Design UART_Top_Module, start of the top module:
module UART_Top_Module(
input clk,                      
input rst,                      
input [7:0] data_in,            
input wr_en,rd_en,              
input [2:0] address,            
output  [7:0]data_o,            
output  serial_data_out,        
output  n_RTS,                  
output  tx_done,                
input   n_CTS                 
);
wire b1;
wire [7:0]b2;
wire b3;
wire [7:0]ar0;
wire [7:0]ar1;
wire [7:0]ar3;
wire [7:0]ar4;
wire e1, e2;
wire [8:0]e3;
wire [1:0]e4;
wire [3:0]e5;
wire e6;
wire c1, c3;
wire [7:0]c2;
wire  d1, d2;
assign tx_done = e6;
 UART_User_interface UI1 ( .clk(clk), .rst(rst),
  .wr_en(wr_en), .rd_en(rd_en), .data_in(data_in)
  , .addr(address), .fifo_full(b1),
  .data_fifo(b2), .fifo_wr_en(b3), .AXI_data_out(data_o),
  .reg_array0(ar0), .reg_array1(ar1), .reg_array3(ar3)
  , .reg_array4(ar4)
  );
  fifo F1( .clk(clk), .rst(rst),
  .we(b3), .data_in(b2), .re(c1),
  .full(b1), .data_o(c2), .empty(c3));
  c_div CD1( .rst(rst),
  .clk_cpu(clk), .tx(ar0), .rate(ar1), .control(ar3[7]),
  .baud_clock(d1), .baud_tick(d2));
  Process pr(
  .clk(clk), 
  .reset(rst),
  .data_in(c2), 
  .fifo_empty(c3), 
  .tx_ready(e1),
  .LCR0(ar3[0]), 
  .LCR1(ar3[1]),
  .LCR2(ar3[2]),
  .LCR3(ar3[3]),
  .LCR4(ar3[4]),
  .LCR5(ar3[5]),
  .fifo_read(c1), 
  .data_out_active(e2),
  .data_out(e3), 
  .num_stop_bit(e4),
  .data_length(e5));
  transmitter TX(  .reset(rst),
  .data_valid(e2), .data_in(e3), .num_stop_bit(e4), .data_length(e5), .MCR1(ar4[1]), .clk(clk), .baud_tick(d2),
  ...
For scale: roughly 1500 cells after synthesis, ~20000 um2 of cells after synthesis.
Settings: LEC_CHECK=0, CAP_MARGIN=20, CORE_MARGIN=2, CORE_UTILIZATION=72, CTS_CLUSTER_SIZE=32, PLACE_DENSITY=0.35, SETUP_SLACK_MARGIN=0.66, SLEW_MARGIN=20; clock period 2.18 ns.
run.sh (not shown) runs the stock make flow with config.mk's settings and CLKGATE_MAP_FILE=.
The baseline finished but failed the layout checks on negative setup slack.
Then changed:
Settings changed: ABC_AREA from default to 1, CTS_CLUSTER_SIZE 32 to default, PLACE_DENSITY 0.35 to default, SETUP_SLACK_MARGIN 0.66 to default.
Clock period 2.18 ns to 3.18 ns, I/O delays scaled along.
Outcome:
- The new run completed with no timing, DRC or antenna violations
- setup slack gets better by 0.59 ns
- critical path depth rises by 6
- routed wire length falls by 30%
- combinational power falls by 39%
- non-clock buffer count falls by 158
- count of clock-buffer cells in the layout rises by 5
- maximum frequency falls by 14%
- first-iteration DRC count falls by 30%
- cell count rises by 21%
Then changed:
Settings changed: CTS_CLUSTER_DIAMETER from default to 379, SETUP_SLACK_MARGIN from default to -0.19.
Clock period 3.18 ns to 1.98 ns, I/O delays scaled along.
What happened: With this change the flow finished but failed the layout checks on negative setup slack; routed wire length increases by 14%; design area increases by 9.7%; final cell count increases by 4.5%; via count increases by 8.8%; global-route usage increases by 1.8 points; power increases by 66%; hold slack is worse by 0.16 ns; flip-flop count stays the same; clock-buffer cell count decreases by 1.


Setup of oak:
UART_Top_Module again, from the RTL that the note above started with.
export LEC_CHECK = 0
export CAP_MARGIN = 20
export CORE_MARGIN = 2
export CORE_UTILIZATION = 40
export SLEW_MARGIN = 20
create_clock -name core_clock -period 5.0 [get_ports {clk}]
Having completed the whole flow, oak delivered a layout that passed the timing, DRC and antenna checks.
#### Input delta (pine over oak)
- CORE_UTILIZATION changed from 40 to 72
- the clock period (ns, I/O delays scaled along) changed from 5.0 to 2.18
Notes after the runs:
- Of oak and pine, only oak finishes the flow clean.
- The layout from pine, despite a flow that completed every stage, fails the layout checks, with the failing checks listed as negative setup slack.
- Across both runs, final worst hold slack was lower for pine than for oak.
- Diff oak -> pine: largest clock skew in the final design picked up an extra 0.018 ns, fraction of the yosys area taken by sequential cells roughly the same, floorplan die height went down, DRC violations left stayed essentially flat.
- Compared to oak, pine shows a narrower setup margin.
- Comparing pine against oak, there is no change at all in number of max-slew violations in the final report.
- Of oak and pine, the run reporting the lower sum of negative setup slack was pine.
What birch does differently from pine at the input level:
- an added SETUP_SLACK_MARGIN of 0.63
- an added CTS_CLUSTER_SIZE of 31
- an added PLACE_DENSITY_LB_ADDON of 0.0
[summary]
Every stage of birch finished as expected; the final checks, on the other hand, flagged negative setup slack, which means the layout fails. In birch the routed wire length turned out about 30% higher than in pine. The via count of birch was inferior to that of pine. Depth of the worst register-to-register path sits higher in birch than in pine. Setup slack down 0.20 ns in birch wrt pine.
### birch -> maple
- CORE_UTILIZATION now 40, was 72
- CTS_CLUSTER_SIZE no longer set, was 31
- PLACE_DENSITY_LB_ADDON no longer set, was 0.0
- SETUP_SLACK_MARGIN no longer set, was 0.63
- the clock period (ns, I/O delays scaled along) now 3.57, was 2.18
Results
maple finished every step from synthesis to the final layout, and the layout passed the timing, DRC and antenna checks.
Looking only at portion of the layout cell area used by clock cells, and setting everything else aside, the lower value of birch and maple goes to birch.
Re number of input and output port buffers inserted: no difference whatsoever between maple and birch.
maple: fraction of standard cell area that is sequential 6.1 points above birch
In maple the worst reg2reg path depth turned out 2 lower than in birch.
Summary — final estimated routing congestion in global placement, maple relative to birch: lower, by about 1.6%.
Final clock period utilization by the worst path | maple below birch
Wire: maple routes less than birch
The critical path depth of maple falls short of that of birch by 2.
The following lists how cedar was set up differently from maple:
- ABC_AREA: unset -> 1
- CTS_CLUSTER_SIZE: unset -> 75
- SETUP_SLACK_MARGIN: unset -> 0.18
- CORE_UTILIZATION: 40 -> 72
- the clock period (ns, I/O delays scaled along): 3.57 -> 2.16
--- outcome ---
- The flow for cedar finished, though final verification flagged negative setup slack.
- cedar ended up with a lower multiplexer share of the synthesized area than maple did.
- Total power went up by more than half going from maple to cedar.
- Diff maple -> cedar: inverter count climbed 100, design area rose by 2400 µm², non-clock buffer count in the final layout increased by 122 relative to the old numbers, combinational power went up by about 200%, clock skew went up.
- What cedar reported for final cell count without fillers has to be multiplied by 0.839 to get the figure for maple.
- cedar: setup slack after layout is 1.02 ns lower than what maple reported.
- The critical-path cell with the highest stage delay comes out sky130_fd_sc_hd__dfxtp_4 in one run and sky130_fd_sc_hd__o21ai_0 in the other, namely in cedar and maple respectively.
Power figures rest on the tool's default switching activity, not on a simulated workload.
